--- flow/run.sh ---
#!/bin/bash
# the make line also repeats each setting of config.mk as NAME=value (left out here)
make -C /OpenROAD-flow-scripts/flow DESIGN_CONFIG=/design/flow/config.mk WORK_HOME=/design/flow/orfs CLKGATE_MAP_FILE= finish
--- flow/config.mk ---
export PLATFORM = sky130hd
export DESIGN_NAME = top
export DESIGN_NICKNAME = top
export VERILOG_FILES = /design/flow/design.v
export SDC_FILE = /design/flow/constraint.sdc
export NUM_CORES = 4
export LEC_CHECK = 0
export CAP_MARGIN = 20
export CORE_MARGIN = 2
export CORE_UTILIZATION = 72
export CTS_CLUSTER_SIZE = 81
export PLACE_DENSITY_LB_ADDON = 0.0
export SETUP_SLACK_MARGIN = 1.54
export SLEW_MARGIN = 20
--- flow/constraint.sdc ---
create_clock -name core_clock -period 5.32 [get_ports {clk}]
set_input_delay 1.0640 -clock core_clock [delete_from_list [all_inputs] [get_ports {clk}]]
set_output_delay 1.0640 -clock core_clock [all_outputs]
set_load 0.01 [all_outputs]
--- flow/design.v ---
module matrix_mult
    (   input Clock,
        input reset,  
        input Enable,     
        input [71:0] A,
        input [71:0] B,
        output reg [71:0] C,
        output reg done      
    );
reg signed [7:0] matA [2:0][2:0];
reg signed [7:0] matB [2:0][2:0];
reg signed [7:0] matC [2:0][2:0];
integer i,j,k;   
reg first_cycle;     
reg end_of_mult;     
reg signed [15:0] temp;  
always @(posedge Clock or posedge reset)
begin
    if(reset == 1) begin     
        i = 0;
        j = 0;
        k = 0;
        temp = 0;
        first_cycle = 1;
        end_of_mult = 0;
        done = 0;
        for(i=0;i<=2;i=i+1) begin
            for(j=0;j<=2;j=j+1) begin
                matA[i][j] = 8'd0;
                matB[i][j] = 8'd0;
                matC[i][j] = 8'd0;
            end
        end
    end
    else begin   
        if(Enable == 1)      
            if(first_cycle == 1) begin      
                for(i=0;i<=2;i=i+1) begin
                    for(j=0;j<=2;j=j+1) begin
                        matA[i][j] = A[(i*3+j)*8+:8];
                        matB[i][j] = B[(i*3+j)*8+:8];
                        matC[i][j] = 8'd0;
                    end
                end
                first_cycle = 0;
                end_of_mult = 0;
                temp = 0;
                i = 0;
                j = 0;
                k = 0;
            end
            else if(end_of_mult == 0) begin      
                temp = matA[i][k]*matB[k][j];
                matC[i][j] = matC[i][j] + temp[7:0];     
                if(k == 2) begin
                    k = 0;
                    if(j == 2) begin
                        j = 0;
                        if (i == 2) begin
                            i = 0;
                            end_of_mult = 1;
                        end
                        else
                            i = i + 1;
                    end
                    else
                        j = j+1;
                end
                else
                    k = k+1;
            end
            else if(end_of_mult == 1) begin      
                for(i=0;i<=2;i=i+1) begin    
                    for(j=0;j<=2;j=j+1) begin     
                        C[(i*3+j)*8+:8] = matC[i][j];
                    end
                end
                done = 1;    
            end
    end
end
endmodule
module top(
    input clk,              
    input rst,              
    input cyc,              
    input stb,              
    input we,               
	input [3:0] wb_sel,     
    input [31:0] adr,       
    input [31:0] dat_mosi,  
    output reg [31:0] dat_miso,  
    output reg ack,             
    output reg err              
);
parameter A_OFFSET = 0;     
parameter B_OFFSET = 9;     
parameter C_OFFSET = 18;    
parameter MAT_SIZE = 9;     
parameter INT_WIDTH = 8;  
reg [71:0] A, B;
reg Enable;
reg reset_matrix;
wire [71:0] C;
wire done;
matrix_mult mm_inst(
    .Clock(clk),
    .reset(reset_matrix),
    .Enable(Enable),
    .A(A),
    .B(B),
    .C(C),
    .done(done)
);
always @(posedge clk or posedge rst) begin
    if (rst) begin
        dat_miso <= 32'b0;
        ack <= 0;
        err <= 0;
        reset_matrix <= 1;
        Enable <= 0;
        A <= 72'b0;
        B <= 72'b0;
    end else if (cyc && stb) begin
        ack <= 0;
        err <= 0;
        reset_matrix <= 0;
        if (we && wb_sel[0]) begin
            reset_matrix <= 1;
            if (adr < A_OFFSET+MAT_SIZE) begin
                A[((adr-A_OFFSET)*INT_WIDTH)+:INT_WIDTH] <= dat_mosi[7:0];
                ack <= 1;
            end else if (adr >=B_OFFSET && adr < B_OFFSET+MAT_SIZE) begin
                B[((adr-B_OFFSET)*INT_WIDTH)+:INT_WIDTH] <= dat_mosi[7:0];
                ack <= 1;
            end else begin
                err <= 1;
            end
        end else if (!we) begin
            if (adr >= C_OFFSET && adr < C_OFFSET+MAT_SIZE) begin
                Enable <= 1;
                if (done) begin
                    dat_miso[7:0] <= C[(adr-C_OFFSET)*INT_WIDTH+:INT_WIDTH];
                    ack <= 1;
                    Enable <= 0;
                end
            end else begin
                err <= 1;
            end
        end
    end else begin
        ack <= 0;
        err <= 0;
    end
end
endmodule
==> results.sh, run 1 <==
# flow metrics
export IMPL_worstHoldPathCells=0
export IMPL_crit_slowest_cell="sky130_fd_sc_hd__dfstp_2"
export IMPL_timing_hold_violations_final=0
export IMPL_viasPerCell=6.658
export IMPL_grt_met2_usage=0.6572
export IMPL_post_synth_seq_share=0.5121
export IMPL_synth_compound_area_share=0.07300
export IMPL_synthesis_instances=2288
export IMPL_post_layout_nonfiller_instances=3064
export IMPL_drt_total_wl_mm=76.78
export IMPL_ys_ff=543
export IMPL_synth_cell_area_um2=27250
export IMPL_maxClockFrequency_mhz=127.6
export IMPL_io_pin_count=107
export IMPL_finalHoldWorstSlack_ns=0.4628
export IMPL_dpl_cell_count=2932
export IMPL_grt_util_all_layers=0.3970
export IMPL_clk_path_buf_depth=3
export IMPL_async_flop_share=0.8674
export IMPL_run_status="complete, but fails checks"
export IMPL_worst_hold_path_type="reg2reg"
export IMPL_slew_worst_pin_ns=1.279
export IMPL_cp_end_kind="flop"
export IMPL_synth_warnings=5
export IMPL_r2r_end="mm_inst.matC[0][7]"
export IMPL_critical_path_top_delay_family="adder cells"
export IMPL_netlist_logic_family_top="multiplexers"
export IMPL_timing_slew_headroom=0.1472
export IMPL_fp_utilization=0.7270
export IMPL_power_group_top="registers"
export IMPL_pwr_density_cell_nw_per_um2=256.8
export IMPL_tool_warnings=70
export IMPL_path_depth=26
export IMPL_grt_antenna_before_repair=0
export IMPL_number_of_drc_violations_after_detailed_routing_iteration_0=1933
export IMPL_seq_power_w=0.00420
export IMPL_clock_tree_htree_level_count=2
export IMPL_power_frac_clock=0.457
export IMPL_root_buffer="sky130_fd_sc_hd__clkbuf_16"
export IMPL_hold_fix_buffers_cts=0
export IMPL_grt_first_pass_wirelength_mm=119.6
export IMPL_die_area_um2=39420
export IMPL_yosys_top_cells_count="465 x sky130_fd_sc_hd__dfrtp_1, 358 x sky130_fd_sc_hd__mux2_2, 164 x sky130_fd_sc_hd__nor2_1"
export IMPL_swShare=0.2336
export IMPL_crit_arrival_ns=8.34
export IMPL_grt_pass1_vias=21330
export IMPL_globalplace_congestion=0.9582
export IMPL_dominantRegCellSynth="sky130_fd_sc_hd__dfrtp_1"
export IMPL_layout_setup_ws_ns=-2.515
export IMPL_worst_r2r_path_depth=26
export IMPL_grt_max_degree=180
export IMPL_flow_area_growth_from_synthesis_pct=20.78
export IMPL_grt_remaining_overflow=0
export IMPL_ys_top_cells_by_area="sky130_fd_sc_hd__dfrtp_1 43%, sky130_fd_sc_hd__mux2_2 15%, sky130_fd_sc_hd__edfxtp_1 7.9%, sky130_fd_sc_hd__mux4_2 2.3%, sky130_fd_sc_hd__nor2_1 2.3%"
export IMPL_synth_edff_count=72
export IMPL_post_synth_xor_area_fraction=0.04940
export IMPL_power_share_combinational=0.047
export IMPL_static_leakage_power_nw=15.23
export IMPL_crit_fanout=5
export IMPL_dpl_cell_area_um2=30230
export IMPL_simple_gate_area_frac=0.1202
export IMPL_std_cell_rows=71
export IMPL_design_power_total_w=0.008453
export IMPL_drc_errors_left=0
export IMPL_synthAdderAreaFrac=0.03682
export IMPL_place_hpwl_mm=45.66
export IMPL_max_vdd_ir_drop_v=0.0003450
export IMPL_detailedRoute_firstPassIterationCount=6
export IMPL_clock_sink_count=543
export IMPL_tritoncts="built"
export IMPL_met3_track_demand_over_resource_in_global_routing=0.07087
export IMPL_crit_path_end="mm_inst.matC[0][7]"
export IMPL_critical_path_most_common_cell="sky130_fd_sc_hd__fa_1"
export IMPL_critical_path_required_ns=5.83
export IMPL_worst_hold_path_endpoint="mm_inst.C[66]"
export IMPL_yosys_stat_area_um2=27250
export IMPL_global_route_peak_usage_layer="met2"
export IMPL_insertedDiodeCount=0
export IMPL_timing_critical_path_buf_inv=3
export IMPL_placeableCoreArea_um2=37490
export IMPL_powerComb_w=0.000393
export IMPL_synth_yosys_num_cells=2288
export IMPL_numPortBuffers=55
export IMPL_fp_dieH_um=198.6
export IMPL_timing_final_crit_share=1.473
export IMPL_clkLatencyLatePin_ns=0.63
export IMPL_syn_avg_cell_area_um2=11.91
export IMPL_mux_share=0.1784
export IMPL_ys_types=85
export IMPL_power_switching_w=0.001975
export IMPL_setup_worst_path_start="mm_inst.i[0]"
export IMPL_min_cycle_time_layout_ns=7.835
export IMPL_grt_setup_unrepaired="yes"
export IMPL_setup_slack_of_the_most_critical_reg_to_reg_path_ns=-2.52
export IMPL_clkTransAtPathRegs_ns=0.07
export IMPL_setup_violations_final=63
export IMPL_die_width_um=198.6
export IMPL_hold_path_startpoint="mm_inst.matC[0][2]"
export IMPL_check_fail_reasons="setup timing"
export IMPL_routed_via_count=20400
export IMPL_wl_per_cell_um=25.06
export IMPL_timing_max_cap_violations=0
export IMPL_fin_setup_tns_ns=-78.16
export IMPL_top_area_frac=0.4270
export IMPL_met1_track_usage_gr=0.5071
export IMPL_layout_cell_area_non_filler_um2=32920
export IMPL_drt_antenna_violating_nets=0
export IMPL_critPathMaxStageDelay_ns=0.57
export IMPL_timing_rr_start="mm_inst.i[0]"
export IMPL_critPathKind="reg2reg"
export IMPL_cts_buffers=53
export IMPL_p_int_w=0.006478
export IMPL_timing_critical_path_from_type="flop"
export IMPL_finalNetCount=2652
export IMPL_synth_largest_area_cell="sky130_fd_sc_hd__dfrtp_1"
export IMPL_power_sequential_fraction=0.497
export IMPL_slew_viol_final=0
export IMPL_clockNetworkPower_w=0.00386
export IMPL_fin_worst_skew_ns=0.02787
export IMPL_most_popular_library_cell_in_the_synthesized_design_by_count="sky130_fd_sc_hd__dfrtp_1"
[layer usage]
metal  wire (µm)  vias up
met4        3895        0
met1       29140    10330
li1            -     8706
met2       37870     1079
met5           0        -
met3        5880      285
[per-stage QoR]
stage,setup WS (ns),util
after floorplan,-1.979,-
after global placement,-2.099,0.8064
after detailed placement,-2.488,0.8064
after CTS,-2.354,0.8715
after global routing,-2.705,0.8781
final,-2.515,0.8781
[timing repair]
item,in CTS,in global routing
setup buffers,26,3
pin swaps,34,17
resized,152,45
endpoints found under the setup margin,184,183
gates cloned,6,0
[cell type report]
type	instances	area (µm²)
repair buffers	269	2355
multi-input cells	1587	13960
inverters	58	255.2
fillers	1668	4571
well taps	511	639.4
clock buffers	77	1516
clock inverters	19	229.0
flip-flops and latches	543	13960
==> run 2: changes to the inputs <==
- CORE_UTILIZATION: 72 -> 59
- CTS_CLUSTER_SIZE: 81 -> not set
- PLACE_DENSITY_LB_ADDON: 0.0 -> not set
- SETUP_SLACK_MARGIN: 1.54 -> not set
- clock period: 5.32 -> 5.03 ns (I/O delays scaled with it)
==> results.sh, run 2 <==
# flow metrics
export IMPL_run_status="complete, but fails checks"
export IMPL_check_fail_reasons="setup timing"
export IMPL_netlist_logic_family_top="multiplexers"
export IMPL_setup_violations_final=72
export IMPL_timing_critical_path_buf_inv=7
export IMPL_power_share_combinational=0.044
export IMPL_finalHoldWorstSlack_ns=0.4737
export IMPL_ys_top_cells_by_area="sky130_fd_sc_hd__dfrtp_1 43%, sky130_fd_sc_hd__mux2_2 15%, sky130_fd_sc_hd__edfxtp_1 7.9%, sky130_fd_sc_hd__mux4_2 2.3%, sky130_fd_sc_hd__nor2_1 2.3%"
export IMPL_yosys_stat_area_um2=27250
export IMPL_synth_yosys_num_cells=2288
export IMPL_root_buffer="sky130_fd_sc_hd__clkbuf_16"
export IMPL_critical_path_most_common_cell="sky130_fd_sc_hd__ha_4"
export IMPL_layout_cell_area_non_filler_um2=32830
export IMPL_critical_path_required_ns=5.54
export IMPL_finalNetCount=2705
export IMPL_synth_cell_area_um2=27250
export IMPL_grt_setup_unrepaired="yes"
export IMPL_grt_antenna_before_repair=0
export IMPL_fp_dieH_um=218.9
export IMPL_power_group_top="registers"
export IMPL_clkLatencyLatePin_ns=0.62
export IMPL_tool_warnings=70
export IMPL_min_cycle_time_layout_ns=7.799
export IMPL_worstHoldPathCells=0
export IMPL_clock_sink_count=543
export IMPL_max_vdd_ir_drop_v=0.0003098
export IMPL_worst_hold_path_endpoint="mm_inst.C[40]"
export IMPL_timing_critical_path_from_type="flop"
export IMPL_met3_track_demand_over_resource_in_global_routing=0.03784
export IMPL_layout_setup_ws_ns=-2.769
export IMPL_numPortBuffers=55
export IMPL_simple_gate_area_frac=0.1202
export IMPL_clockNetworkPower_w=0.00426
export IMPL_fp_utilization=0.5993
export IMPL_timing_final_crit_share=1.551
export IMPL_crit_path_end="mm_inst.matC[2][7]"
export IMPL_clk_path_buf_depth=3
export IMPL_setup_worst_path_start="mm_inst.k[1]"
export IMPL_wl_per_cell_um=21.39
export IMPL_dpl_cell_count=3095
export IMPL_critical_path_top_delay_family="adder cells"
export IMPL_number_of_drc_violations_after_detailed_routing_iteration_0=1480
export IMPL_mux_share=0.1784
export IMPL_grt_met2_usage=0.4835
export IMPL_met1_track_usage_gr=0.4174
export IMPL_place_hpwl_mm=47.16
export IMPL_pwr_density_cell_nw_per_um2=277.2
export IMPL_die_area_um2=47930
export IMPL_dominantRegCellSynth="sky130_fd_sc_hd__dfrtp_1"
export IMPL_viasPerCell=6.009
export IMPL_slew_worst_pin_ns=1.085
export IMPL_maxClockFrequency_mhz=128.2
export IMPL_synth_compound_area_share=0.07300
export IMPL_hold_path_startpoint="mm_inst.matC[3][0]"
export IMPL_critPathKind="reg2reg"
export IMPL_crit_fanout=5
export IMPL_tritoncts="built"
export IMPL_post_route_util=0.7220
export IMPL_top_area_frac=0.4270
export IMPL_timing_max_cap_violations=0
export IMPL_fin_worst_skew_ns=0.01990
export IMPL_setup_slack_of_the_most_critical_reg_to_reg_path_ns=-2.77
export IMPL_power_frac_clock=0.468
export IMPL_insertedDiodeCount=0
export IMPL_synthAdderAreaFrac=0.03682
export IMPL_r2r_end="mm_inst.matC[2][7]"
export IMPL_synth_edff_count=72
export IMPL_grt_remaining_overflow=0
export IMPL_worst_hold_path_type="reg2reg"
export IMPL_p_int_w=0.007068
export IMPL_grt_pass1_vias=19830
export IMPL_ys_ff=543
export IMPL_design_power_total_w=0.009103
export IMPL_crit_slowest_cell="sky130_fd_sc_hd__fa_1"
export IMPL_std_cell_rows=78
export IMPL_flow_area_growth_from_synthesis_pct=20.48
export IMPL_drt_total_wl_mm=68.69
export IMPL_cts_buffers=56
export IMPL_synth_largest_area_cell="sky130_fd_sc_hd__dfrtp_1"
export IMPL_most_popular_library_cell_in_the_synthesized_design_by_count="sky130_fd_sc_hd__dfrtp_1"
export IMPL_clkTransAtPathRegs_ns=0.06
export IMPL_synthesis_instances=2288
export IMPL_clock_tree_htree_level_count=2
export IMPL_syn_avg_cell_area_um2=11.91
export IMPL_timing_hold_violations_final=0
export IMPL_timing_rr_start="mm_inst.k[1]"
export IMPL_worst_r2r_path_depth=32
export IMPL_static_leakage_power_nw=15.39
export IMPL_die_width_um=218.9
export IMPL_routed_via_count=19300
export IMPL_timing_slew_headroom=0.2742
export IMPL_slew_viol_final=0
export IMPL_hold_fix_buffers_cts=0
export IMPL_grt_util_all_layers=0.2957
export IMPL_drt_antenna_violating_nets=0
export IMPL_powerComb_w=0.000401
export IMPL_power_sequential_fraction=0.488
export IMPL_swShare=0.2235
export IMPL_path_depth=32
export IMPL_seq_power_w=0.00444
export IMPL_crit_arrival_ns=8.31
export IMPL_ys_types=85
export IMPL_async_flop_share=0.8674
export IMPL_grt_max_degree=161
export IMPL_detailedRoute_firstPassIterationCount=5
export IMPL_placeableCoreArea_um2=45480
export IMPL_synth_warnings=5
export IMPL_critPathMaxStageDelay_ns=0.51
export IMPL_post_synth_xor_area_fraction=0.04940
export IMPL_grt_first_pass_wirelength_mm=110.8
export IMPL_global_route_peak_usage_layer="met2"
export IMPL_yosys_top_cells_count="465 x sky130_fd_sc_hd__dfrtp_1, 358 x sky130_fd_sc_hd__mux2_2, 164 x sky130_fd_sc_hd__nor2_1"
export IMPL_post_synth_seq_share=0.5121
export IMPL_power_switching_w=0.002035
export IMPL_globalplace_congestion=0.9695
export IMPL_post_layout_nonfiller_instances=3212
export IMPL_drc_errors_left=0
export IMPL_dpl_cell_area_um2=30530
export IMPL_cp_end_kind="flop"
export IMPL_io_pin_count=107
## run 2: metal layers
metal,up-vias,wire length [µm]
li1,8841,-
met1,9853,30430
met2,494,33380
met3,113,3248
met4,0,1636
met5,-,0
## run 2: area by class of cell
class	count	area, µm²
Clock inverter	28	344.1
Sequential cell	543	13960
Multi-Input combinational cell	1582	13260
Fill cell	3219	12640
Inverter	58	227.7
Clock buffer	77	1550
Timing Repair Buffer	324	2741
Tap cell	600	750.7
## run 2: through the flow
stage / worst slack [ns] / setup TNS [ns]
2_1_floorplan: -2.318 / -73.59
3_3_place_gp: -2.519 / -98.56
3_5_place_dp: -2.724 / -112.85
4_1_cts: -2.673 / -100.17
5_1_grt: -3.132 / -126.63
6_report: -2.769 / -105.03
## run 2: what timing repair did
action	in CTS	in global routing
resized	39	19
endpoints found under the setup margin	72	72
hold endpoints to repair	0	0
pin swaps	7	15
gates cloned	1	0
buffers inserted	7	5
==> run 3: changes to the inputs <==
- CORE_UTILIZATION: 59 -> 40
- clock period: 5.03 -> 10.4 ns (I/O delays scaled with it)
==> results.sh, run 3 <==
# flow metrics
export IMPL_hold_fix_buffers_cts=0
export IMPL_timing_max_cap_violations=0
export IMPL_globalplace_congestion=0.8864
export IMPL_insertedDiodeCount=0
export IMPL_timing_slew_headroom=0.2462
export IMPL_clkLatencyLatePin_ns=0.64
export IMPL_static_leakage_power_nw=14.09
export IMPL_clk_path_buf_depth=3
export IMPL_timing_rr_start="mm_inst.k[0]"
export IMPL_timing_final_crit_share=0.9073
export IMPL_mux_share=0.1784
export IMPL_io_pin_count=107
export IMPL_wl_per_cell_um=20.14
export IMPL_routed_via_count=18250
export IMPL_top_area_frac=0.4270
export IMPL_clkTransAtPathRegs_ns=0.06
export IMPL_detailedRoute_firstPassIterationCount=5
export IMPL_place_hpwl_mm=42.70
export IMPL_synth_compound_area_share=0.07300
export IMPL_synth_cell_area_um2=27250
export IMPL_n_fill_cell=6149
export IMPL_crit_path_end="mm_inst.matC[1][7]"
export IMPL_synthAdderAreaFrac=0.03682
export IMPL_layout_cell_area_non_filler_um2=30600
export IMPL_post_layout_nonfiller_instances=3249
export IMPL_synth_edff_count=72
export IMPL_fin_worst_skew_ns=0.03993
export IMPL_drt_antenna_violating_nets=0
export IMPL_yosys_stat_area_um2=27250
export IMPL_async_flop_share=0.8674
export IMPL_netlist_logic_family_top="multiplexers"
export IMPL_ys_ff=543
export IMPL_ys_top_cells_by_area="sky130_fd_sc_hd__dfrtp_1 43%, sky130_fd_sc_hd__mux2_2 15%, sky130_fd_sc_hd__edfxtp_1 7.9%, sky130_fd_sc_hd__mux4_2 2.3%, sky130_fd_sc_hd__nor2_1 2.3%"
export IMPL_fin_setup_tns_ns=0
export IMPL_timing_critical_path_from_type="flop"
export IMPL_path_depth=26
export IMPL_worst_hold_path_type="reg2async"
export IMPL_synth_yosys_num_cells=2288
export IMPL_grt_util_all_layers=0.1881
export IMPL_finalNetCount=2469
export IMPL_critPathKind="reg2reg"
export IMPL_cp_end_kind="flop"
export IMPL_cts_setup_buffers=0
export IMPL_grt_max_degree=117
export IMPL_clockNetworkPower_w=0.00209
export IMPL_setup_slack_of_the_most_critical_reg_to_reg_path_ns=0.96
export IMPL_power_group_top="registers"
export IMPL_viasPerCell=5.617
export IMPL_crit_slowest_cell="sky130_fd_sc_hd__xnor2_1"
export IMPL_r2r_end="mm_inst.matC[1][7]"
export IMPL_swShare=0.2282
export IMPL_critical_path_top_delay_family="adder cells"
export IMPL_slew_viol_final=0
export IMPL_yosys_top_cells_count="465 x sky130_fd_sc_hd__dfrtp_1, 358 x sky130_fd_sc_hd__mux2_2, 164 x sky130_fd_sc_hd__nor2_1"
export IMPL_grt_setup_unrepaired="no"
export IMPL_tritoncts="built"
export IMPL_maxClockFrequency_mhz=106.0
export IMPL_grt_antenna_before_repair=0
export IMPL_powerComb_w=0.000174
export IMPL_run_status="no timing/DRC/antenna violations"
export IMPL_grt_pass1_vias=18850
export IMPL_post_synth_seq_share=0.5121
export IMPL_timing_hold_violations_final=0
export IMPL_setup_worst_path_start="mm_inst.k[0]"
export IMPL_max_vdd_ir_drop_v=0.0001403
export IMPL_cts_repair_resize_count=0
export IMPL_drc_errors_left=0
export IMPL_power_frac_clock=0.473
export IMPL_die_width_um=265.0
export IMPL_synth_largest_area_cell="sky130_fd_sc_hd__dfrtp_1"
export IMPL_grt_first_pass_wirelength_mm=105.6
export IMPL_fp_utilization=0.4051
export IMPL_min_cycle_time_layout_ns=9.436
export IMPL_clock_tree_htree_level_count=2
export IMPL_die_area_um2=70240
export IMPL_ys_types=85
export IMPL_clock_sink_count=543
export IMPL_synthesis_instances=2288
export IMPL_dominantRegCellSynth="sky130_fd_sc_hd__dfrtp_1"
export IMPL_p_int_w=0.003403
export IMPL_power_sequential_fraction=0.487
export IMPL_cts_buffers=57
export IMPL_root_buffer="sky130_fd_sc_hd__clkbuf_16"
export IMPL_critical_path_most_common_cell="sky130_fd_sc_hd__fa_1"
export IMPL_setup_violations_final=0
export IMPL_number_of_drc_violations_after_detailed_routing_iteration_0=1479
export IMPL_std_cell_rows=95
export IMPL_crit_arrival_ns=9.94
export IMPL_fp_dieH_um=265.0
export IMPL_syn_avg_cell_area_um2=11.91
export IMPL_numPortBuffers=55
export IMPL_dpl_cell_area_um2=28660
export IMPL_timing_critical_path_buf_inv=3
export IMPL_seq_power_w=0.00215
export IMPL_flow_area_growth_from_synthesis_pct=12.27
export IMPL_power_switching_w=0.001006
export IMPL_critical_path_required_ns=10.91
export IMPL_most_popular_library_cell_in_the_synthesized_design_by_count="sky130_fd_sc_hd__dfrtp_1"
export IMPL_slew_worst_pin_ns=1.127
export IMPL_crit_fanout=10
export IMPL_pwr_density_cell_nw_per_um2=144.1
export IMPL_simple_gate_area_frac=0.1202
export IMPL_dpl_cell_count=3143
export IMPL_worst_r2r_path_depth=26
export IMPL_post_synth_xor_area_fraction=0.04940
export IMPL_drt_total_wl_mm=65.43
export IMPL_grt_remaining_overflow=0
export IMPL_power_share_combinational=0.039
export IMPL_placeableCoreArea_um2=67280
export IMPL_synth_warnings=5
export IMPL_critPathMaxStageDelay_ns=0.78
export IMPL_tool_warnings=63
-- run 3: area by class of cell --
cell class                      instances  area (µm²)  share of cell area
Clock buffer                           77        1572             0.05136
Clock inverter                         29       357.8             0.01169
Inverter                               58       230.2            0.007524
Multi-Input combinational cell       1581       12590              0.4116
Sequential cell                       543       13960              0.4561
Tap cell                              873        1092             0.03570
Timing Repair Buffer                   88       797.0             0.02605
-- run 3: metrics by stage --
step                      hold WS, ns  total power [W]  worst slack, ns  utilization
after floorplan                0.4351         0.002300            1.349            -
after global placement         0.4474         0.002363            1.165       0.4260
after detailed placement       0.4518         0.002365           0.9886       0.4260
after CTS                      0.4607         0.004461           0.9261       0.4547
after global routing           0.4727         0.004561           0.4612       0.4548
final                          0.4086         0.004409           0.9642       0.4548
-- run 3: per-layer routing --
metal / routed length, µm / track usage
met3: 3070 / 0.02907
met1: 29570 / 0.2579
met5: 0 / 0
met4: 2011 / 0.06337
met2: 30780 / 0.3058
==> run 4: changes to the inputs <==
- CORE_UTILIZATION: 40 -> 65
- SETUP_SLACK_MARGIN: not set -> 1.47
- clock period: 10.4 -> 5.78 ns (I/O delays scaled with it)
==> results.sh, run 4 <==
# flow metrics
export IMPL_tritoncts="built"
export IMPL_setup_slack_of_the_most_critical_reg_to_reg_path_ns=-1.93
export IMPL_ys_top_cells_by_area="sky130_fd_sc_hd__dfrtp_1 43%, sky130_fd_sc_hd__mux2_2 15%, sky130_fd_sc_hd__edfxtp_1 7.9%, sky130_fd_sc_hd__mux4_2 2.3%, sky130_fd_sc_hd__nor2_1 2.3%"
export IMPL_slew_viol_final=0
export IMPL_r2r_end="mm_inst.matC[7][7]"
export IMPL_critPathMaxStageDelay_ns=0.55
export IMPL_async_flop_share=0.8674
export IMPL_sequential_cell_area_um2=13960
export IMPL_setup_violations_final=54
export IMPL_viasPerCell=6.240
export IMPL_timing_critical_path_from_type="flop"
export IMPL_fp_utilization=0.6541
export IMPL_clk_path_buf_depth=3
export IMPL_min_cycle_time_layout_ns=7.714
export IMPL_timing_critical_path_buf_inv=5
export IMPL_die_area_um2=43580
export IMPL_syn_avg_cell_area_um2=11.91
export IMPL_post_layout_nonfiller_instances=3093
export IMPL_clkLatencyLatePin_ns=0.63
export IMPL_powerComb_w=0.000348
export IMPL_yosys_top_cells_count="465 x sky130_fd_sc_hd__dfrtp_1, 358 x sky130_fd_sc_hd__mux2_2, 164 x sky130_fd_sc_hd__nor2_1"
export IMPL_critical_path_required_ns=6.27
export IMPL_number_of_drc_violations_after_detailed_routing_iteration_0=1579
export IMPL_met1_track_usage_gr=0.4443
export IMPL_synthesis_instances=2288
export IMPL_root_buffer="sky130_fd_sc_hd__clkbuf_16"
export IMPL_maxClockFrequency_mhz=129.6
export IMPL_drt_antenna_violating_nets=0
export IMPL_area_combinational_um2=13900
export IMPL_synth_cell_area_um2=27250
export IMPL_post_synth_seq_share=0.5121
export IMPL_clock_tree_htree_level_count=2
export IMPL_io_pin_count=107
export IMPL_pwr_density_cell_nw_per_um2=240.2
export IMPL_dominantRegCellSynth="sky130_fd_sc_hd__dfrtp_1"
export IMPL_drt_total_wl_mm=68.23
export IMPL_netlist_logic_family_top="multiplexers"
export IMPL_clkTransAtPathRegs_ns=0.07
export IMPL_most_popular_library_cell_in_the_synthesized_design_by_count="sky130_fd_sc_hd__dfrtp_1"
export IMPL_synth_compound_area_share=0.07300
export IMPL_timing_final_crit_share=1.335
export IMPL_grt_max_degree=182
export IMPL_clock_sink_count=543
export IMPL_mux_share=0.1784
export IMPL_worst_hold_path_type="reg2reg"
export IMPL_critical_path_top_delay_family="adder cells"
export IMPL_grt_antenna_before_repair=0
export IMPL_ys_ff=543
export IMPL_dpl_cell_area_um2=30110
export IMPL_layout_cell_area_non_filler_um2=32940
export IMPL_slew_worst_pin_ns=1.236
export IMPL_worst_hold_path_endpoint="dat_miso[3]"
export IMPL_seq_power_w=0.00386
export IMPL_timing_slew_headroom=0.1729
export IMPL_dpl_cell_count=2954
export IMPL_placeableCoreArea_um2=41670
export IMPL_max_vdd_ir_drop_v=0.0002897
export IMPL_die_width_um=208.8
export IMPL_grt_setup_unrepaired="yes"
export IMPL_crit_path_end="mm_inst.matC[7][7]"
export IMPL_swShare=0.2230
export IMPL_flow_area_growth_from_synthesis_pct=20.88
export IMPL_synthAdderAreaFrac=0.03682
export IMPL_hold_fix_buffers_cts=0
export IMPL_fin_worst_skew_ns=0.03118
export IMPL_top_area_frac=0.4270
export IMPL_drc_errors_left=0
export IMPL_timing_hold_violations_final=0
export IMPL_setup_worst_path_start="mm_inst.k[0]"
export IMPL_worstHoldPathCells=2
export IMPL_finalNetCount=2649
export IMPL_globalplace_congestion=0.9556
export IMPL_hold_path_startpoint="dat_miso[3]"
export IMPL_grt_first_pass_wirelength_mm=108.7
export IMPL_timing_max_cap_violations=0
export IMPL_power_sequential_fraction=0.488
export IMPL_clockNetworkPower_w=0.00370
export IMPL_static_leakage_power_nw=15.23
export IMPL_fin_setup_tns_ns=-57.79
export IMPL_grt_pass1_vias=19540
export IMPL_path_depth=30
export IMPL_routed_via_count=19300
export IMPL_layout_setup_ws_ns=-1.934
export IMPL_wl_per_cell_um=22.06
export IMPL_preCtsSetupSlack_ns=-1.858
export IMPL_n_fill_cell=2544
export IMPL_run_status="complete, but fails checks"
export IMPL_power_share_combinational=0.044
export IMPL_grt_met2_usage=0.5141
export IMPL_met3_track_demand_over_resource_in_global_routing=0.03832
export IMPL_synth_edff_count=72
export IMPL_synth_warnings=5
export IMPL_simple_gate_area_frac=0.1202
export IMPL_critPathKind="reg2reg"
export IMPL_ys_types=85
export IMPL_timing_rr_start="mm_inst.k[0]"
export IMPL_std_cell_rows=75
export IMPL_finalHoldWorstSlack_ns=0.4810
export IMPL_cp_end_kind="flop"
export IMPL_place_hpwl_mm=44.87
export IMPL_power_frac_clock=0.468
export IMPL_yosys_stat_area_um2=27250
export IMPL_cts_buffers=54
export IMPL_check_fail_reasons="setup timing"
export IMPL_p_int_w=0.006150
export IMPL_fp_dieH_um=208.8
export IMPL_grt_util_all_layers=0.3149
export IMPL_grt_remaining_overflow=0
export IMPL_synth_largest_area_cell="sky130_fd_sc_hd__dfrtp_1"
export IMPL_worst_r2r_path_depth=30
export IMPL_synth_yosys_num_cells=2288
export IMPL_detailedRoute_firstPassIterationCount=5
export IMPL_post_synth_xor_area_fraction=0.04940
export IMPL_power_group_top="registers"
export IMPL_crit_fanout=5
export IMPL_critical_path_most_common_cell="sky130_fd_sc_hd__fa_1"
export IMPL_numPortBuffers=55
export IMPL_crit_slowest_cell="sky130_fd_sc_hd__fa_1"
export IMPL_crit_arrival_ns=8.21
export IMPL_global_route_peak_usage_layer="met2"
export IMPL_power_switching_w=0.001765
export IMPL_tool_warnings=75
==> run 4: cell type report <==
type                    instances  share of cell area
well taps                     539             0.02047
clock inverters                20            0.008507
diodes                          1          0.00007596
repair buffers                263             0.06897
flip-flops and latches        543              0.4237
inverters                      58            0.007368
multi-input cells            1589              0.4220
clock buffers                  80             0.04888
==> run 4: routing by layer <==
metal	wire, µm	part of all wire	up-vias
met1	29330	0.43	9837
met4	2089	0.031	0
li1	-	-	8715
met2	33320	0.49	602
met5	0	0	-
met3	3489	0.051	145
==> run 4: through the flow <==
| stage | total power [W] | util |
|---|---|---|
| 2_1_floorplan | 0.004152 | - |
| 3_3_place_gp | 0.004269 | 0.7226 |
| 3_5_place_dp | 0.004271 | 0.7226 |
| 4_1_cts | 0.007955 | 0.7768 |
| 5_1_grt | 0.008131 | 0.7906 |
| 6_report | 0.007915 | 0.7907 |
==> run 4: timing repair <==
action / in CTS / in global routing
endpoints found under the setup margin: 129 / 139
pin swaps: 30 / 30
setup buffers: 19 / 10
gates resized: 82 / 102
gates cloned: 3 / 5
hold endpoints to repair: 0 / 0
==> run 5: changes to the inputs <==
- CAP_MARGIN: 20 -> 15
- CORE_UTILIZATION: 65 -> 72
- CTS_CLUSTER_SIZE: not set -> 42
- HOLD_SLACK_MARGIN: not set -> -0.09
- PLACE_DENSITY_LB_ADDON: not set -> 0.0
- SETUP_SLACK_MARGIN: 1.47 -> 1.46
- TNS_END_PERCENT: not set -> 100
- clock period: 5.78 -> 5.03 ns (I/O delays scaled with it)
==> results.sh, run 5 <==
# flow metrics
export IMPL_fp_dieH_um=198.6
export IMPL_async_flop_share=0.8674
export IMPL_hold_fix_buffers_cts=0
export IMPL_simple_gate_area_frac=0.1202
export IMPL_tritoncts="built"
export IMPL_timing_slew_headroom=0.2451
export IMPL_post_layout_nonfiller_instances=3113
export IMPL_timing_max_cap_violations=0
export IMPL_swShare=0.2366
export IMPL_synth_edff_count=72
export IMPL_post_synth_seq_share=0.5121
export IMPL_clkTransAtPathRegs_ns=0.06
export IMPL_setup_violations_final=72
export IMPL_crit_slowest_cell="sky130_fd_sc_hd__fa_1"
export IMPL_static_leakage_power_nw=15.54
export IMPL_powerComb_w=0.000447
export IMPL_io_pin_count=107
export IMPL_clkLatencyLatePin_ns=0.64
export IMPL_flow_area_growth_from_synthesis_pct=22.44
export IMPL_crit_fanout=5
export IMPL_fp_utilization=0.7270
export IMPL_setup_slack_of_the_most_critical_reg_to_reg_path_ns=-2.96
export IMPL_power_switching_w=0.002111
export IMPL_dominantRegCellSynth="sky130_fd_sc_hd__dfrtp_1"
export IMPL_fin_worst_skew_ns=0.02877
export IMPL_die_area_um2=39420
export IMPL_number_of_drc_violations_after_detailed_routing_iteration_0=2211
export IMPL_timing_final_crit_share=1.589
export IMPL_grt_antenna_before_repair=3
export IMPL_clock_sink_count=543
export IMPL_viasPerCell=6.708
export IMPL_yosys_top_cells_count="465 x sky130_fd_sc_hd__dfrtp_1, 358 x sky130_fd_sc_hd__mux2_2, 164 x sky130_fd_sc_hd__nor2_1"
export IMPL_critPathKind="reg2reg"
export IMPL_maxClockFrequency_mhz=125.1
export IMPL_pwr_density_cell_nw_per_um2=267.3
export IMPL_die_width_um=198.6
export IMPL_grt_setup_unrepaired="yes"
export IMPL_cts_buffers=53
export IMPL_syn_avg_cell_area_um2=11.91
export IMPL_grt_pass1_vias=21820
export IMPL_synth_yosys_num_cells=2288
export IMPL_slew_viol_final=0
export IMPL_path_depth=34
export IMPL_ys_ff=543
export IMPL_top_area_frac=0.4270
export IMPL_synth_warnings=5
export IMPL_globalplace_congestion=0.9461
export IMPL_r2r_end="mm_inst.matC[1][7]"
export IMPL_grt_first_pass_wirelength_mm=125.6
export IMPL_routed_via_count=20880
export IMPL_worst_r2r_path_depth=34
export IMPL_post_synth_xor_area_fraction=0.04940
export IMPL_fin_setup_tns_ns=-114.84
export IMPL_numPortBuffers=55
export IMPL_timing_critical_path_buf_inv=9
export IMPL_clk_path_buf_depth=3
export IMPL_setup_worst_path_start="mm_inst.k[0]"
export IMPL_synthesis_instances=2288
export IMPL_drt_total_wl_mm=81.82
export IMPL_ys_types=85
export IMPL_ys_top_cells_by_area="sky130_fd_sc_hd__dfrtp_1 43%, sky130_fd_sc_hd__mux2_2 15%, sky130_fd_sc_hd__edfxtp_1 7.9%, sky130_fd_sc_hd__mux4_2 2.3%, sky130_fd_sc_hd__nor2_1 2.3%"
export IMPL_crit_path_end="mm_inst.matC[1][7]"
export IMPL_slew_worst_pin_ns=1.129
export IMPL_grt_remaining_overflow=0
export IMPL_grt_max_degree=184
export IMPL_critical_path_required_ns=5.54
export IMPL_wl_per_cell_um=26.28
export IMPL_detailedRoute_firstPassIterationCount=6
export IMPL_power_sequential_fraction=0.498
export IMPL_synthAdderAreaFrac=0.03682
export IMPL_clockNetworkPower_w=0.00403
export IMPL_power_share_combinational=0.050
export IMPL_timing_hold_violations_final=0
export IMPL_run_status="complete, but fails checks"
export IMPL_synth_compound_area_share=0.07300
export IMPL_netlist_logic_family_top="multiplexers"
export IMPL_design_power_total_w=0.008921
export IMPL_place_hpwl_mm=49.04
export IMPL_seq_power_w=0.00444
export IMPL_critical_path_top_delay_family="adder cells"
export IMPL_drt_antenna_violating_nets=0
export IMPL_timing_rr_start="mm_inst.k[0]"
export IMPL_drc_errors_left=0
export IMPL_tool_warnings=70
export IMPL_synth_largest_area_cell="sky130_fd_sc_hd__dfrtp_1"
export IMPL_root_buffer="sky130_fd_sc_hd__clkbuf_16"
export IMPL_clock_tree_htree_level_count=2
export IMPL_max_vdd_ir_drop_v=0.0003556
export IMPL_cp_end_kind="flop"
export IMPL_preCtsSetupSlack_ns=-2.842
export IMPL_timing_critical_path_from_type="flop"
export IMPL_synth_cell_area_um2=27250
export IMPL_p_int_w=0.006810
export IMPL_crit_arrival_ns=8.50
export IMPL_layout_setup_ws_ns=-2.963
export IMPL_most_popular_library_cell_in_the_synthesized_design_by_count="sky130_fd_sc_hd__dfrtp_1"
export IMPL_grt_util_all_layers=0.4213
export IMPL_min_cycle_time_layout_ns=7.993
export IMPL_worst_hold_path_type="reg2async"
export IMPL_dpl_cell_count=2963
export IMPL_critPathMaxStageDelay_ns=0.56
export IMPL_finalNetCount=2697
export IMPL_power_group_top="registers"
export IMPL_power_frac_clock=0.452
export IMPL_placeableCoreArea_um2=37490
export IMPL_check_fail_reasons="setup timing"
export IMPL_yosys_stat_area_um2=27250
export IMPL_mux_share=0.1784
export IMPL_std_cell_rows=71
-- run 5: cell type report --
cell class,instances,area [µm²]
tap,511,639.4
multi-input combinational,1585,13990
timing repair buffer,316,2786
clock buffer,72,1489
antenna,1,2.502
sequential,543,13960
inverter,58,252.7
fill,1554,4119
clock inverter,27,251.5
-- run 5: metal layers --
metal	part of all wire	wire (µm)	GRT usage	up-vias
met3	0.090	7403	0.1016	341
met4	0.052	4292	0.2101	4
met1	0.37	30410	0.5357	10500
met2	0.48	39680	0.6829	1251
li1	-	-	-	8787
met5	0.00033	27	0	-
-- run 5: metrics by stage --
step	area, µm²	hold slack, ns	utilization
floorplan	28270	0.4351	-
global placement	30490	0.3024	0.8133
detailed placement	30490	0.3104	0.8133
CTS	32850	0.3206	0.8762
global route	33370	0.3526	0.8901
finish	33370	0.3132	0.8901
-- run 5: timing repair --
item                       in CTS  in global routing
resized                       115                 70
setup buffers                  28                 16
hold endpoints to repair        0                  0
setup endpoints to repair     201                181
pin swaps                      46                 30
gates cloned                    4                  0
==> run 6: changes to the inputs <==
- CAP_MARGIN: 15 -> 20
- CORE_UTILIZATION: 72 -> 68
- CTS_CLUSTER_DIAMETER: not set -> 354
- CTS_CLUSTER_SIZE: 42 -> 14
- HOLD_SLACK_MARGIN: -0.09 -> not set
- PLACE_DENSITY_LB_ADDON: 0.0 -> not set
- SETUP_SLACK_MARGIN: 1.46 -> -0.7
- TNS_END_PERCENT: 100 -> not set
- clock period: 5.03 -> 7.49 ns (I/O delays scaled with it)
==> results.sh, run 6 <==
# flow metrics
export IMPL_simple_gate_area_frac=0.1202
export IMPL_cts_buffers=44
export IMPL_insertedDiodeCount=0
export IMPL_crit_arrival_ns=8.37
export IMPL_io_pin_count=107
export IMPL_worst_r2r_path_depth=30
export IMPL_grt_remaining_overflow=0
export IMPL_check_fail_reasons="setup timing"
export IMPL_p_int_w=0.004115
export IMPL_timing_critical_path_from_type="flop"
export IMPL_wl_per_cell_um=21.92
export IMPL_clk_path_buf_depth=3
export IMPL_run_status="complete, but fails checks"
export IMPL_path_depth=30
export IMPL_swShare=0.2271
export IMPL_slew_worst_pin_ns=1.195
export IMPL_timing_hold_violations_final=0
export IMPL_std_cell_rows=73
export IMPL_post_route_util=0.7637
export IMPL_post_layout_nonfiller_instances=2945
export IMPL_timing_rr_start="mm_inst.k[0]"
export IMPL_static_leakage_power_nw=14.20
export IMPL_yosys_top_cells_count="465 x sky130_fd_sc_hd__dfrtp_1, 358 x sky130_fd_sc_hd__mux2_2, 164 x sky130_fd_sc_hd__nor2_1"
export IMPL_r2r_end="mm_inst.matC[3][7]"
export IMPL_flow_area_growth_from_synthesis_pct=11.08
export IMPL_number_of_drc_violations_after_detailed_routing_iteration_0=1545
export IMPL_numPortBuffers=55
export IMPL_grt_util_all_layers=0.3167
export IMPL_critPathMaxStageDelay_ns=0.52
export IMPL_mux_share=0.1784
export IMPL_crit_slowest_cell="sky130_fd_sc_hd__fa_1"
export IMPL_finalNetCount=2541
export IMPL_netlist_logic_family_top="multiplexers"
export IMPL_yosys_stat_area_um2=27250
export IMPL_power_share_combinational=0.045
export IMPL_synth_compound_area_share=0.07300
export IMPL_grt_antenna_before_repair=0
export IMPL_power_group_top="registers"
export IMPL_post_synth_seq_share=0.5121
export IMPL_power_switching_w=0.001209
export IMPL_critical_path_required_ns=7.96
export IMPL_crit_fanout=5
export IMPL_dominantRegCellSynth="sky130_fd_sc_hd__dfrtp_1"
export IMPL_place_hpwl_mm=42.89
export IMPL_placeableCoreArea_um2=39640
export IMPL_synthAdderAreaFrac=0.03682
export IMPL_hold_fix_buffers_cts=0
export IMPL_max_vdd_ir_drop_v=0.0002116
export IMPL_timing_final_crit_share=1.055
export IMPL_viasPerCell=6.361
export IMPL_grt_max_degree=172
export IMPL_synth_yosys_num_cells=2288
export IMPL_cp_end_kind="flop"
export IMPL_critPathKind="reg2reg"
export IMPL_drc_errors_left=0
export IMPL_dpl_cell_count=2874
export IMPL_setup_slack_of_the_most_critical_reg_to_reg_path_ns=-0.41
export IMPL_clkLatencyLatePin_ns=0.58
export IMPL_top_area_frac=0.4270
export IMPL_syn_avg_cell_area_um2=11.91
export IMPL_ys_ff=543
export IMPL_min_cycle_time_layout_ns=7.903
export IMPL_grt_first_pass_wirelength_mm=103.2
export IMPL_clock_sink_count=543
export IMPL_fp_dieH_um=204.2
export IMPL_drt_antenna_violating_nets=0
export IMPL_power_frac_clock=0.395
export IMPL_clock_tree_htree_level_count=2
export IMPL_drt_total_wl_mm=64.55
export IMPL_die_width_um=204.2
export IMPL_crit_path_end="mm_inst.matC[3][7]"
export IMPL_post_synth_xor_area_fraction=0.04940
export IMPL_pwr_density_cell_nw_per_um2=175.9
export IMPL_clkTransAtPathRegs_ns=0.07
export IMPL_layout_setup_ws_ns=-0.4133
export IMPL_fp_utilization=0.6875
export IMPL_synth_edff_count=72
export IMPL_ys_types=85
export IMPL_synth_cell_area_um2=27250
export IMPL_synthesis_instances=2288
export IMPL_powerComb_w=0.000242
export IMPL_ys_top_cells_by_area="sky130_fd_sc_hd__dfrtp_1 43%, sky130_fd_sc_hd__mux2_2 15%, sky130_fd_sc_hd__edfxtp_1 7.9%, sky130_fd_sc_hd__mux4_2 2.3%, sky130_fd_sc_hd__nor2_1 2.3%"
export IMPL_tool_warnings=65
export IMPL_maxClockFrequency_mhz=126.5
export IMPL_tritoncts="built"
export IMPL_fin_worst_skew_ns=0.01839
export IMPL_setup_violations_final=27
export IMPL_die_area_um2=41700
export IMPL_setup_worst_path_start="mm_inst.k[0]"
export IMPL_detailedRoute_firstPassIterationCount=5
export IMPL_worst_hold_path_type="reg2async"
export IMPL_power_sequential_fraction=0.560
export IMPL_timing_max_cap_violations=0
export IMPL_root_buffer="sky130_fd_sc_hd__clkbuf_16"
export IMPL_synth_warnings=5
export IMPL_grt_pass1_vias=18970
export IMPL_clockNetworkPower_w=0.00210
export IMPL_timing_slew_headroom=0.2005
export IMPL_globalplace_congestion=0.9107
export IMPL_critical_path_most_common_cell="sky130_fd_sc_hd__inv_1"
export IMPL_synth_largest_area_cell="sky130_fd_sc_hd__dfrtp_1"
export IMPL_timing_critical_path_buf_inv=5
export IMPL_slew_viol_final=0
export IMPL_async_flop_share=0.8674
export IMPL_critical_path_top_delay_family="adder cells"
export IMPL_routed_via_count=18730
export IMPL_most_popular_library_cell_in_the_synthesized_design_by_count="sky130_fd_sc_hd__dfrtp_1"
export IMPL_seq_power_w=0.00298
==> run 6: per-stage QoR <==
step	worst slack, ns	instance area, µm²	total power, W	hold slack [ns]	setup TNS, ns
final	-0.4133	30270	0.005324	0.3822	-4.552
after global routing	-0.7339	30270	0.005490	0.4422	-12.53
after CTS	-0.6843	30170	0.005360	0.3944	-9.179
after detailed placement	-0.9105	28870	0.003282	0.3921	-13.58
after global placement	-0.6680	28870	0.003279	0.3868	-9.269
after floorplan	-0.6405	27340	0.003195	0.4351	-5.505
==> run 6: area by class of cell <==
type | instances | area [µm²]
Multi-Input combinational cell | 1582 | 12750
Tap cell | 525 | 656.9
Inverter | 58 | 226.5
Clock buffer | 62 | 1169
Clock inverter | 3 | 30.03
Fill cell | 2576 | 9366
Sequential cell | 543 | 13960
Timing Repair Buffer | 172 | 1490
==> run 6: metal layers <==
layer	routed length, µm	vias up	track usage	share of wire
met4	1759	0	0.09576	0.027
met5	0	-	0	0
li1	-	8471	-	-
met2	31910	541	0.5188	0.49
met1	27480	9600	0.4472	0.43
met3	3411	120	0.04129	0.053
==> run 6: what timing repair did <==
item                                   CTS  global route
setup endpoints to repair                9             9
setup buffers                            1             5
gates resized                           11            12
pin swaps                                3            18
gates cloned                             1             0
endpoints found under the hold margin    0             0
==> run 7: changes to the inputs <==
- CORE_UTILIZATION: 68 -> 65
- CTS_CLUSTER_DIAMETER: 354 -> not set
- CTS_CLUSTER_SIZE: 14 -> not set
- SETUP_SLACK_MARGIN: -0.7 -> -0.39
- TNS_END_PERCENT: not set -> 5
- clock period: 7.49 -> 6.9 ns (I/O delays scaled with it)
==> results.sh, run 7 <==
# flow metrics
export IMPL_async_flop_share=0.8674
export IMPL_most_popular_library_cell_in_the_synthesized_design_by_count="sky130_fd_sc_hd__dfrtp_1"
export IMPL_worstHoldPathCells=0
export IMPL_drc_errors_left=0
export IMPL_drt_total_wl_mm=66.08
export IMPL_post_synth_xor_area_fraction=0.04940
export IMPL_synth_cell_area_um2=27250
export IMPL_grt_first_pass_wirelength_mm=106.0
export IMPL_timing_hold_violations_final=0
export IMPL_netlist_logic_family_top="multiplexers"
export IMPL_finalNetCount=2584
export IMPL_timing_max_cap_violations=0
export IMPL_post_route_util=0.7562
export IMPL_clkTransAtPathRegs_ns=0.07
export IMPL_simple_gate_area_frac=0.1202
export IMPL_synthAdderAreaFrac=0.03682
export IMPL_hold_fix_buffers_cts=0
export IMPL_tritoncts="built"
export IMPL_post_layout_nonfiller_instances=3028
export IMPL_power_switching_w=0.001495
export IMPL_number_of_drc_violations_after_detailed_routing_iteration_0=1456
export IMPL_die_area_um2=43580
export IMPL_hold_path_startpoint="mm_inst.matC[0][2]"
export IMPL_std_cell_rows=75
export IMPL_grt_pass1_vias=19350
export IMPL_viasPerCell=6.252
export IMPL_clkLatencyLatePin_ns=0.63
export IMPL_worst_r2r_path_depth=35
export IMPL_power_group_top="registers"
export IMPL_timing_slew_headroom=0.2369
export IMPL_power_sequential_fraction=0.485
export IMPL_dominantRegCellSynth="sky130_fd_sc_hd__dfrtp_1"
export IMPL_timing_final_crit_share=1.144
export IMPL_slew_viol_final=0
export IMPL_run_status="complete, but fails checks"
export IMPL_drt_antenna_violating_nets=0
export IMPL_fp_utilization=0.6541
export IMPL_crit_slowest_cell="sky130_fd_sc_hd__fa_1"
export IMPL_io_pin_count=107
export IMPL_detailedRoute_firstPassIterationCount=7
export IMPL_synth_warnings=5
export IMPL_fin_worst_skew_ns=0.02403
export IMPL_critPathKind="reg2reg"
export IMPL_place_hpwl_mm=43.85
export IMPL_pwr_density_cell_nw_per_um2=211.9
export IMPL_crit_path_end="mm_inst.matC[5][7]"
export IMPL_path_depth=35
export IMPL_flow_area_growth_from_synthesis_pct=15.60
export IMPL_tool_warnings=70
export IMPL_critical_path_most_common_cell="sky130_fd_sc_hd__buf_4"
export IMPL_setup_slack_of_the_most_critical_reg_to_reg_path_ns=-1.0
export IMPL_setup_violations_final=36
export IMPL_max_vdd_ir_drop_v=0.0002281
export IMPL_grt_max_degree=164
export IMPL_power_frac_clock=0.475
export IMPL_root_buffer="sky130_fd_sc_hd__clkbuf_16"
export IMPL_synth_edff_count=72
export IMPL_top_area_frac=0.4270
export IMPL_wl_per_cell_um=21.82
export IMPL_fin_setup_tns_ns=-20.77
export IMPL_critical_path_top_delay_family="adder cells"
export IMPL_synthesis_instances=2288
export IMPL_timing_critical_path_from_type="flop"
export IMPL_grt_setup_unrepaired="yes"
export IMPL_check_fail_reasons="setup timing"
export IMPL_r2r_end="mm_inst.matC[5][7]"
export IMPL_cp_end_kind="flop"
export IMPL_min_cycle_time_layout_ns=7.897
export IMPL_yosys_stat_area_um2=27250
export IMPL_ys_types=85
export IMPL_crit_fanout=8
export IMPL_synth_yosys_num_cells=2288
export IMPL_cts_buffers=54
export IMPL_worst_hold_path_endpoint="mm_inst.C[66]"
export IMPL_p_int_w=0.005180
export IMPL_grt_remaining_overflow=0
export IMPL_swShare=0.2240
export IMPL_synth_compound_area_share=0.07300
export IMPL_maxClockFrequency_mhz=126.6
export IMPL_static_leakage_power_nw=14.74
export IMPL_ys_ff=543
export IMPL_layout_setup_ws_ns=-0.9969
export IMPL_seq_power_w=0.00324
export IMPL_syn_avg_cell_area_um2=11.91
export IMPL_worst_hold_path_type="reg2reg"
export IMPL_dpl_cell_count=2911
export IMPL_globalplace_congestion=0.8900
export IMPL_grt_util_all_layers=0.3084
export IMPL_post_synth_seq_share=0.5121
export IMPL_crit_arrival_ns=8.41
export IMPL_yosys_top_cells_count="465 x sky130_fd_sc_hd__dfrtp_1, 358 x sky130_fd_sc_hd__mux2_2, 164 x sky130_fd_sc_hd__nor2_1"
export IMPL_fp_dieH_um=208.8
export IMPL_mux_share=0.1784
export IMPL_critPathMaxStageDelay_ns=0.54
export IMPL_insertedDiodeCount=0
export IMPL_design_power_total_w=0.006676
export IMPL_die_width_um=208.8
export IMPL_placeableCoreArea_um2=41670
export IMPL_powerComb_w=0.000266
export IMPL_timing_critical_path_buf_inv=14
export IMPL_timing_rr_start="mm_inst.k[0]"
export IMPL_numPortBuffers=55
export IMPL_routed_via_count=18930
export IMPL_clock_tree_htree_level_count=2
export IMPL_critical_path_required_ns=7.41
export IMPL_setup_worst_path_start="mm_inst.k[0]"
export IMPL_ys_top_cells_by_area="sky130_fd_sc_hd__dfrtp_1 43%, sky130_fd_sc_hd__mux2_2 15%, sky130_fd_sc_hd__edfxtp_1 7.9%, sky130_fd_sc_hd__mux4_2 2.3%, sky130_fd_sc_hd__nor2_1 2.3%"
export IMPL_clockNetworkPower_w=0.00317
export IMPL_clock_sink_count=543
export IMPL_clk_path_buf_depth=3
export IMPL_synth_largest_area_cell="sky130_fd_sc_hd__dfrtp_1"
export IMPL_power_share_combinational=0.040
export IMPL_slew_worst_pin_ns=1.140
export IMPL_grt_antenna_before_repair=0
-- run 7: layout make-up --
type                       instances  area [µm²]
timing repair buffer             205        1762
sequential                       543       13960
fill                            2742       10160
inverter                          58       226.5
multi-input combinational       1582       12950
clock buffer                      65        1443
clock inverter                    36       493.0
tap                              539       674.4
-- run 7: metal layers --
| metal | wire length [µm] | global-route usage |
|---|---|---|
| met1 | 28590 | 0.4300 |
| met2 | 32300 | 0.5090 |
| met3 | 3402 | 0.03907 |
| met4 | 1790 | 0.1012 |
| met5 | 0 | 0 |
-- run 7: stage by stage --
step,hold WS [ns],setup slack (ns),instance area (µm²)
global route,0.4818,-1.241,31510
global placement,0.4514,-1.175,29080
floorplan,0.4351,-1.230,27340
detailed placement,0.4555,-1.447,29080
CTS,0.4673,-0.8825,31280
finish,0.4673,-0.9969,31510
-- run 7: repair_timing --
action	4_1_cts	5_1_grt
setup endpoints to repair	36	36
buffers inserted	10	8
pin swaps	35	35
resized	31	29
gates cloned	1	0
==> run 8: changes to the inputs <==
- ABC_AREA: not set -> 0
- CORE_UTILIZATION: 65 -> 58
- CTS_CLUSTER_DIAMETER: not set -> 327
- MIN_ROUTING_LAYER: not set -> met1
- PLACE_DENSITY: not set -> 0.78
- SETUP_SLACK_MARGIN: -0.39 -> not set
- SLEW_MARGIN: 20 -> 10
- TNS_END_PERCENT: 5 -> 75
- clock period: 6.9 -> 11.5 ns (I/O delays scaled with it)
==> results.sh, run 8 <==
# flow metrics
export IMPL_run_status="no timing/DRC/antenna violations"
export IMPL_number_of_drc_violations_after_detailed_routing_iteration_0=1643
export IMPL_critPathKind="reg2reg"
export IMPL_critical_path_top_delay_family="adder cells"
export IMPL_preCtsSetupSlack_ns=2.084
export IMPL_viasPerCell=6.226
export IMPL_clock_tree_htree_level_count=2
export IMPL_power_sequential_fraction=0.500
export IMPL_n_fill_cell=3414
export IMPL_slew_worst_pin_ns=1.061
export IMPL_synthAdderAreaFrac=0.03682
export IMPL_most_popular_library_cell_in_the_synthesized_design_by_count="sky130_fd_sc_hd__dfrtp_1"
export IMPL_top_area_frac=0.4270
export IMPL_power_frac_clock=0.460
export IMPL_synth_warnings=5
export IMPL_setup_slack_of_the_most_critical_reg_to_reg_path_ns=2.01
export IMPL_cp_end_kind="flop"
export IMPL_crit_path_end="mm_inst.matC[3][7]"
export IMPL_grt_remaining_overflow=0
export IMPL_power_group_top="registers"
export IMPL_wl_per_cell_um=21.26
export IMPL_globalplace_congestion=0.9125
export IMPL_static_leakage_power_nw=14.02
export IMPL_drt_total_wl_mm=63.14
export IMPL_layout_setup_ws_ns=2.015
export IMPL_worst_r2r_path_depth=26
export IMPL_routed_via_count=18490
export IMPL_pwr_density_cell_nw_per_um2=129.0
export IMPL_synth_cell_area_um2=27250
export IMPL_synth_edff_count=72
export IMPL_clockNetworkPower_w=0.00179
export IMPL_powerComb_w=0.000158
export IMPL_clk_path_buf_depth=3
export IMPL_ys_ff=543
export IMPL_numPortBuffers=55
export IMPL_placeableCoreArea_um2=46460
export IMPL_std_cell_rows=79
export IMPL_timing_hold_violations_final=0
export IMPL_max_vdd_ir_drop_v=0.0001263
export IMPL_cts_setup_buffers=0
export IMPL_r2r_end="mm_inst.matC[3][7]"
export IMPL_tritoncts="built"
export IMPL_worst_hold_path_type="reg2async"
export IMPL_hold_fix_buffers_cts=0
export IMPL_flow_area_growth_from_synthesis_pct=10.54
export IMPL_critical_path_most_common_cell="sky130_fd_sc_hd__fa_1"
export IMPL_mux_share=0.1784
export IMPL_drt_antenna_violating_nets=0
export IMPL_timing_critical_path_from_type="flop"
export IMPL_synth_largest_area_cell="sky130_fd_sc_hd__dfrtp_1"
export IMPL_post_route_util=0.6485
export IMPL_io_pin_count=107
export IMPL_critPathMaxStageDelay_ns=0.71
export IMPL_timing_max_cap_violations=0
export IMPL_insertedDiodeCount=0
export IMPL_root_buffer="sky130_fd_sc_hd__clkbuf_16"
export IMPL_yosys_top_cells_count="465 x sky130_fd_sc_hd__dfrtp_1, 358 x sky130_fd_sc_hd__mux2_2, 164 x sky130_fd_sc_hd__nor2_1"
export IMPL_fp_dieH_um=220.8
export IMPL_simple_gate_area_frac=0.1202
export IMPL_yosys_stat_area_um2=27250
export IMPL_die_area_um2=48740
export IMPL_timing_slew_headroom=0.2877
export IMPL_syn_avg_cell_area_um2=11.91
export IMPL_swShare=0.2237
export IMPL_place_hpwl_mm=41.05
export IMPL_post_synth_xor_area_fraction=0.04940
export IMPL_cts_buffers=55
export IMPL_async_flop_share=0.8674
export IMPL_min_cycle_time_layout_ns=9.485
export IMPL_die_width_um=220.8
export IMPL_post_synth_seq_share=0.5121
export IMPL_grt_setup_unrepaired="no"
export IMPL_synth_compound_area_share=0.07300
export IMPL_cts_repair_resize_count=0
export IMPL_crit_fanout=10
export IMPL_finalNetCount=2459
export IMPL_detailedRoute_firstPassIterationCount=5
export IMPL_p_int_w=0.003017
export IMPL_crit_slowest_cell="sky130_fd_sc_hd__xnor2_1"
export IMPL_fin_setup_tns_ns=0
export IMPL_grt_antenna_before_repair=0
export IMPL_clkTransAtPathRegs_ns=0.06
export IMPL_dpl_cell_count=2866
export IMPL_design_power_total_w=0.003887
export IMPL_ys_top_cells_by_area="sky130_fd_sc_hd__dfrtp_1 43%, sky130_fd_sc_hd__mux2_2 15%, sky130_fd_sc_hd__edfxtp_1 7.9%, sky130_fd_sc_hd__mux4_2 2.3%, sky130_fd_sc_hd__nor2_1 2.3%"
export IMPL_synth_yosys_num_cells=2288
export IMPL_post_layout_nonfiller_instances=2970
export IMPL_timing_critical_path_buf_inv=3
export IMPL_path_depth=26
export IMPL_maxClockFrequency_mhz=105.4
export IMPL_crit_arrival_ns=9.97
export IMPL_drc_errors_left=0
export IMPL_tool_warnings=61
export IMPL_timing_final_crit_share=0.8248
export IMPL_dominantRegCellSynth="sky130_fd_sc_hd__dfrtp_1"
export IMPL_grt_first_pass_wirelength_mm=102.2
export IMPL_setup_worst_path_start="mm_inst.k[0]"
export IMPL_fp_utilization=0.5866
export IMPL_critical_path_required_ns=11.99
export IMPL_netlist_logic_family_top="multiplexers"
export IMPL_seq_power_w=0.00194
export IMPL_power_switching_w=0.0008694
export IMPL_slew_viol_final=0
export IMPL_fin_worst_skew_ns=0.02328
export IMPL_timing_rr_start="mm_inst.k[0]"
export IMPL_clkLatencyLatePin_ns=0.62
export IMPL_ys_types=85
export IMPL_synthesis_instances=2288
export IMPL_grt_max_degree=93
export IMPL_clock_sink_count=543
export IMPL_grt_pass1_vias=18970
export IMPL_power_share_combinational=0.041
export IMPL_grt_util_all_layers=0.2655
export IMPL_setup_violations_final=0
run 8: final cells by class:
class,instances,area (µm²),area share
sequential,543,13960,0.4633
multi-input combinational,1581,12590,0.4180
clock buffer,82,1619,0.05374
timing repair buffer,80,778.2,0.02583
tap,607,759.5,0.02521
inverter,58,230.2,0.007642
clock inverter,19,191.4,0.006355
run 8: per-layer routing:
metal / up-vias / track usage / part of all wire
li1: 8321 / - / -
met1: 9495 / 0.3692 / 0.43
met2: 551 / 0.4372 / 0.49
met3: 123 / 0.03285 / 0.048
met4: 0 / 0.08644 / 0.028
met5: - / 0 / 0
run 8: through the flow:
step           hold slack [ns]  cell area [µm²]
2_1_floorplan           0.4351            27340
3_3_place_gp            0.4354            28250
3_5_place_dp            0.4410            28250
4_1_cts                 0.4413            30060
5_1_grt                 0.4799            30130
6_report                0.4062            30130
==> run 9: changes to the inputs <==
- ABC_AREA: 0 -> 1
- CAP_MARGIN: 20 -> 40
- CELL_PAD_IN_SITES_GLOBAL_PLACEMENT: not set -> 3
- CORE_ASPECT_RATIO: not set -> 0.82
- CORE_MARGIN: 2 -> 5
- CORE_UTILIZATION: 58 -> 24
- CTS_CLUSTER_DIAMETER: 327 -> not set
- GPL_ROUTABILITY_DRIVEN: not set -> 0
- MAX_ROUTING_LAYER: not set -> met4
- MIN_ROUTING_LAYER: met1 -> met2
- PLACE_DENSITY: 0.78 -> not set
- SETUP_SLACK_MARGIN: not set -> -0.29
- SLEW_MARGIN: 10 -> 20
- TNS_END_PERCENT: 75 -> not set
- clock period: 11.5 -> 7.79 ns (I/O delays scaled with it)
==> results.sh, run 9 <==
# flow metrics
export IMPL_root_buffer="sky130_fd_sc_hd__clkbuf_16"
export IMPL_number_of_drc_violations_after_detailed_routing_iteration_0=3359
export IMPL_seq_power_w=0.00287
export IMPL_dpl_cell_area_um2=34070
export IMPL_power_switching_w=0.001810
export IMPL_preCtsSetupSlack_ns=-0.4377
export IMPL_maxClockFrequency_mhz=131.8
export IMPL_ys_ff=543
export IMPL_setup_worst_path_start="mm_inst.k[0]"
export IMPL_routed_via_count=37150
export IMPL_yosys_stat_area_um2=30310
export IMPL_crit_path_end="mm_inst.matC[1][7]"
export IMPL_synth_compound_area_share=0.09576
export IMPL_cts_buffers=70
export IMPL_wl_per_cell_um=20.04
export IMPL_synthesis_instances=3937
export IMPL_viasPerCell=6.311
export IMPL_power_frac_clock=0.509
export IMPL_fp_dieH_um=331.8
export IMPL_most_popular_library_cell_in_the_synthesized_design_by_count="sky130_fd_sc_hd__nand2_1"
export IMPL_fin_setup_tns_ns=0
export IMPL_critPathKind="reg2reg"
export IMPL_detailedRoute_firstPassIterationCount=6
export IMPL_netlist_logic_family_top="simple AND/OR/NAND/NOR gates"
export IMPL_swShare=0.2683
export IMPL_n_fill_cell=13700
export IMPL_critPathMaxStageDelay_ns=0.54
export IMPL_grt_antenna_before_repair=0
export IMPL_clkTransAtPathRegs_ns=0.07
export IMPL_grt_pass1_vias=41530
export IMPL_clk_path_buf_depth=3
export IMPL_io_pin_count=107
export IMPL_syn_avg_cell_area_um2=7.699
export IMPL_setup_slack_of_the_most_critical_reg_to_reg_path_ns=0.20
export IMPL_fp_utilization=0.2407
export IMPL_setup_violations_final=0
export IMPL_r2r_end="mm_inst.matC[1][7]"
export IMPL_timing_rr_start="mm_inst.k[0]"
export IMPL_die_width_um=402.5
export IMPL_dpl_cell_count=5749
export IMPL_slew_viol_final=0
export IMPL_p_int_w=0.004935
export IMPL_placeableCoreArea_um2=125900
export IMPL_clkLatencyLatePin_ns=0.70
export IMPL_critical_path_required_ns=8.34
export IMPL_grt_first_pass_wirelength_mm=175.4
export IMPL_timing_critical_path_from_type="flop"
export IMPL_grt_max_degree=207
export IMPL_cp_end_kind="flop"
export IMPL_synth_cell_area_um2=30310
export IMPL_timing_hold_violations_final=0
export IMPL_sequential_cell_area_um2=13960
export IMPL_path_depth=50
export IMPL_tool_warnings=65
export IMPL_ys_top_cells_by_area="sky130_fd_sc_hd__dfrtp_1 38%, sky130_fd_sc_hd__nand2_1 13%, sky130_fd_sc_hd__inv_1 7.2%, sky130_fd_sc_hd__edfxtp_1 7.1%, sky130_fd_sc_hd__o21ai_0 5.8%"
export IMPL_std_cell_rows=118
export IMPL_fin_worst_skew_ns=0.04855
export IMPL_power_group_top="the clock network"
export IMPL_run_status="no timing/DRC/antenna violations"
export IMPL_async_flop_share=0.8674
export IMPL_post_layout_nonfiller_instances=5886
export IMPL_layout_cell_area_non_filler_um2=36960
export IMPL_drt_antenna_violating_nets=0
export IMPL_grt_util_all_layers=0.2713
export IMPL_top_area_frac=0.3839
export IMPL_critical_path_top_delay_family="adder cells"
export IMPL_place_hpwl_mm=80.94
export IMPL_power_sequential_fraction=0.425
export IMPL_pwr_density_cell_nw_per_um2=182.5
export IMPL_yosys_top_cells_count="1067 x sky130_fd_sc_hd__nand2_1, 584 x sky130_fd_sc_hd__inv_1, 465 x sky130_fd_sc_hd__dfrtp_1"
export IMPL_finalNetCount=4293
==> run 9: what timing repair did <==
action / 4_1_cts / 5_1_grt
hold endpoints to repair: 0 / 0
setup endpoints to repair: 9 / 27
gates resized: 10 / 84
pin swaps: 2 / 24
buffers inserted: 1 / 3
==> run 9: area by class of cell <==
class	instances	share of cell area
Sequential cell	543	0.3776
Multi-Input combinational cell	2658	0.3747
Timing Repair Buffer	265	0.06429
Inverter	615	0.06287
Tap cell	1680	0.05688
Clock buffer	96	0.05386
Clock inverter	29	0.009750
==> run 9: routing by layer <==
metal	GRT usage	share of wire	vias to the layer above
met2	0.2706	0.48	10140
met1	-	0	13690
met5	-	0	-
met4	0.02959	0.027	0
li1	-	-	13020
met3	0.4257	0.49	293
==> run 9: through the flow <==
| step | power, W | hold WS, ns | utilization |
|---|---|---|---|
| floorplan | 0.003155 | 0.4219 | - |
| global placement | 0.003341 | 0.4410 | 0.2696 |
| detailed placement | 0.003344 | 0.3327 | 0.2705 |
| CTS | 0.006788 | 0.3062 | 0.2895 |
| global route | 0.007003 | 0.3348 | 0.2935 |
| finish | 0.006745 | 0.2988 | 0.2935 |
Power figures rest on the tool's default switching activity, not on a simulated workload.
